==> inputs of run a <==
// fpm
module fpm(
    input [32:1] a,
    input [32:1] b,
    input clk,
    input rst,
    input in_valid,
    output  [32:1] c,
    output out_valid
    );
Settings: LEC_CHECK=0, ABC_AREA=1, CAP_MARGIN=5, CELL_PAD_IN_SITES_DETAIL_PLACEMENT=1, CORE_ASPECT_RATIO=1.92, CORE_MARGIN=8, CORE_UTILIZATION=35, HOLD_SLACK_MARGIN=-0.02, SLEW_MARGIN=20, TNS_END_PERCENT=55; clock period 7.22 ns.
run.sh (not shown) runs the stock make flow with config.mk's settings and CLKGATE_MAP_FILE=.
==> inputs of run b, as changes to run a <==
ABC_AREA = not set   (was 1)
CAP_MARGIN = 20   (was 5)
CELL_PAD_IN_SITES_DETAIL_PLACEMENT = not set   (was 1)
CORE_ASPECT_RATIO = not set   (was 1.92)
CORE_MARGIN = 2   (was 8)
CORE_UTILIZATION = 66   (was 35)
CTS_CLUSTER_DIAMETER = 209   (was not set)
HOLD_SLACK_MARGIN = not set   (was -0.02)
TNS_END_PERCENT = not set   (was 55)
==> flow/constraint.sdc (replaced) <==
create_clock -name core_clock -period 3.94 [get_ports {clk}]
set_input_delay 0.7880 -clock core_clock [delete_from_list [all_inputs] [get_ports {clk}]]
set_output_delay 0.7880 -clock core_clock [all_outputs]
set_load 0.01 [all_outputs]
==> inputs of run c, as changes to run a <==
CAP_MARGIN = 20   (was 5)
CORE_ASPECT_RATIO = 1.04   (was 1.92)
CORE_MARGIN = 2   (was 8)
CORE_UTILIZATION = 23   (was 35)
HOLD_SLACK_MARGIN = not set   (was -0.02)
MIN_ROUTING_LAYER = met2   (was not set)
SETUP_SLACK_MARGIN = -0.16   (was not set)
SLEW_MARGIN = 30   (was 20)
TNS_END_PERCENT = not set   (was 55)
==> flow/constraint.sdc (replaced) <==
create_clock -name core_clock -period 5.0 [get_ports {clk}]
set_input_delay 1.0000 -clock core_clock [delete_from_list [all_inputs] [get_ports {clk}]]
set_output_delay 1.0000 -clock core_clock [all_outputs]
set_load 0.01 [all_outputs]
==> inputs of run d, as changes to run a <==
ABC_AREA = not set   (was 1)
CAP_MARGIN = 40   (was 5)
CELL_PAD_IN_SITES_DETAIL_PLACEMENT = not set   (was 1)
CORE_ASPECT_RATIO = not set   (was 1.92)
CORE_MARGIN = 2   (was 8)
CORE_UTILIZATION = 72   (was 35)
CTS_CLUSTER_DIAMETER = 391   (was not set)
CTS_CLUSTER_SIZE = 14   (was not set)
HOLD_SLACK_MARGIN = not set   (was -0.02)
SETUP_SLACK_MARGIN = -0.3   (was not set)
TNS_END_PERCENT = not set   (was 55)
==> flow/constraint.sdc (replaced) <==
create_clock -name core_clock -period 2.89 [get_ports {clk}]
set_input_delay 0.5780 -clock core_clock [delete_from_list [all_inputs] [get_ports {clk}]]
set_output_delay 0.5780 -clock core_clock [all_outputs]
set_load 0.01 [all_outputs]
==> metrics.csv <==
metric;value;unit
R2R depth;8;
first-pass GRT wire length;454000;µm
status;no timing/DRC/antenna violations;
Placement Cell Area;0.159;mm²
top routing layer in use;met4;
Source of the figures above: run b

==> metrics.csv <==
metric;value;unit
status;no timing/DRC/antenna violations;
GR met3 Demand/Resource;1.88;%
top routing layer in use;met5;
first-pass GRT wire length;584000;µm
Crit Path Category;register to output pin;
Sink Count;4959;
Placement Cell Area;0.166;mm²
R2R depth;8;
largest net degree at the start of global routing;241;
Source of the figures above: run a

==> metrics.csv <==
metric;value;unit
Setup Viol. Count Final;31;
violated checks;setup timing;
status;failed layout checks;
fin worst setup slack;-0.711;ns
Placement Cell Area;0.159;mm²
Source of the figures above: run d

==> metrics.csv <==
metric;value;unit
fin worst setup slack;0.128;ns
top routing layer in use;met5;
Placement Cell Area;0.170;mm²
GRT busiest layer;met3;
status;no timing/DRC/antenna violations;
first-pass GRT wire length;598000;µm
R2R depth;8;
Source of the figures above: run c



==> exp/sierra: inputs <==
Starting RTL as in the previous note.
make LEC_CHECK=0 CAP_MARGIN=20 CORE_ASPECT_RATIO=0.72 CORE_MARGIN=2 CORE_UTILIZATION=27 CTS_CLUSTER_DIAMETER=106 GPL_ROUTABILITY_DRIVEN=0 PLACE_DENSITY=0.77 SETUP_SLACK_MARGIN=0.52 SLEW_MARGIN=20 finish   # period 6.43 ns
==> inputs of exp/willow, as changes to exp/sierra <==
- CORE_ASPECT_RATIO: 0.72 -> unset
- CORE_UTILIZATION: 27 -> 70
- CTS_CLUSTER_DIAMETER: 106 -> 348
- CTS_CLUSTER_SIZE: unset -> 31
- GPL_ROUTABILITY_DRIVEN: 0 -> unset
- PLACE_DENSITY: 0.77 -> unset
- SETUP_SLACK_MARGIN: 0.52 -> unset
==> flow/constraint.sdc (replaced) <==
create_clock -name core_clock -period 3.28 [get_ports {clk}]
set_input_delay 0.6560 -clock core_clock [delete_from_list [all_inputs] [get_ports {clk}]]
set_output_delay 0.6560 -clock core_clock [all_outputs]
set_load 0.01 [all_outputs]
==> inputs of exp/tundra, as changes to exp/sierra <==
- CORE_ASPECT_RATIO: 0.72 -> unset
- CORE_UTILIZATION: 27 -> 70
- CTS_CLUSTER_DIAMETER: 106 -> unset
- GPL_ROUTABILITY_DRIVEN: 0 -> unset
- PLACE_DENSITY: 0.77 -> unset
- SETUP_SLACK_MARGIN: 0.52 -> unset
==> flow/constraint.sdc (replaced) <==
create_clock -name core_clock -period 3.92 [get_ports {clk}]
set_input_delay 0.7840 -clock core_clock [delete_from_list [all_inputs] [get_ports {clk}]]
set_output_delay 0.7840 -clock core_clock [all_outputs]
set_load 0.01 [all_outputs]
==> qor summary <==
item                                                                                      exp/willow                  exp/tundra               exp/sierra
Run status                                                                  finished with violations              finished clean           finished clean
Reasons for failing layout checks                                                       setup timing                           -                        -
Fraction of met2 tracks used by global routing                                                 38.5%                       41.3%                    15.7%
Peak supply drop                                                                            0.557 mV                    0.543 mV                 0.250 mV
FF+latch area                                                                             0.0993 mm2                  0.0993 mm2               0.0993 mm2
Cell resize tally after clock tree synthesis                                                     141                         114                        0
Data buffer area share                                                                         1.30%                       1.35%                   0.943%
Final setup vio count                                                                             31                           0                        0
Met3 demand-to-capacity share in global routing                                                2.52%                       3.36%                    1.51%
CP Depth                                                                                          10                           7                       10
Cell count of the worst reg-to-reg path                                                            6                           7                        7
Met1 usage in global routing                                                                   34.2%                       34.5%                    12.7%
Least setup slack across all paths after layout                                              -535 ps                     35.0 ps                   863 ps
Vias after detailed routing                                                                    81700                       84500                    83600
Internal                                                                                    0.0716 W                    0.0785 W                 0.0473 W
Setup total negative slack                                                                 -14530 ps                        0 ps                     0 ps
Number of violations reported at the end of detailed-routing iteration 0                        5288                        5023                     5082
Via density per instance                                                                        5.14                        5.10                     3.96
Insertion delay at the late pin of the worst-skew pair                                        850 ps                     1020 ps                   930 ps
Worst Setup SP                                                            m1.a_16.ppc_0.c7.comb1[41]  m1.a_16.ppc_0.c7.comb1[55]  m1.a_16.ppc_0.c1.q[374]
Buf/Inv on CP                                                                                      5                           3                        3
Clock group share of total power                                                               29.7%                       46.0%                    45.5%
CP dominant cell by count                                                                          -      sky130_fd_sc_hd__or4_4    sky130_fd_sc_hd__ha_1
Worst-Margin Slew                                                                            1160 ps                     1090 ps                  1070 ps
Setup crit end                                                                                  c[6]                       c[19]                    c[26]
Clock slew at reported path FFs                                                               110 ps                       60 ps                    70 ps
Total setup buffers inserted after CTS                                                             4                          14                        0
Power is estimated from default activity; no workload was simulated.
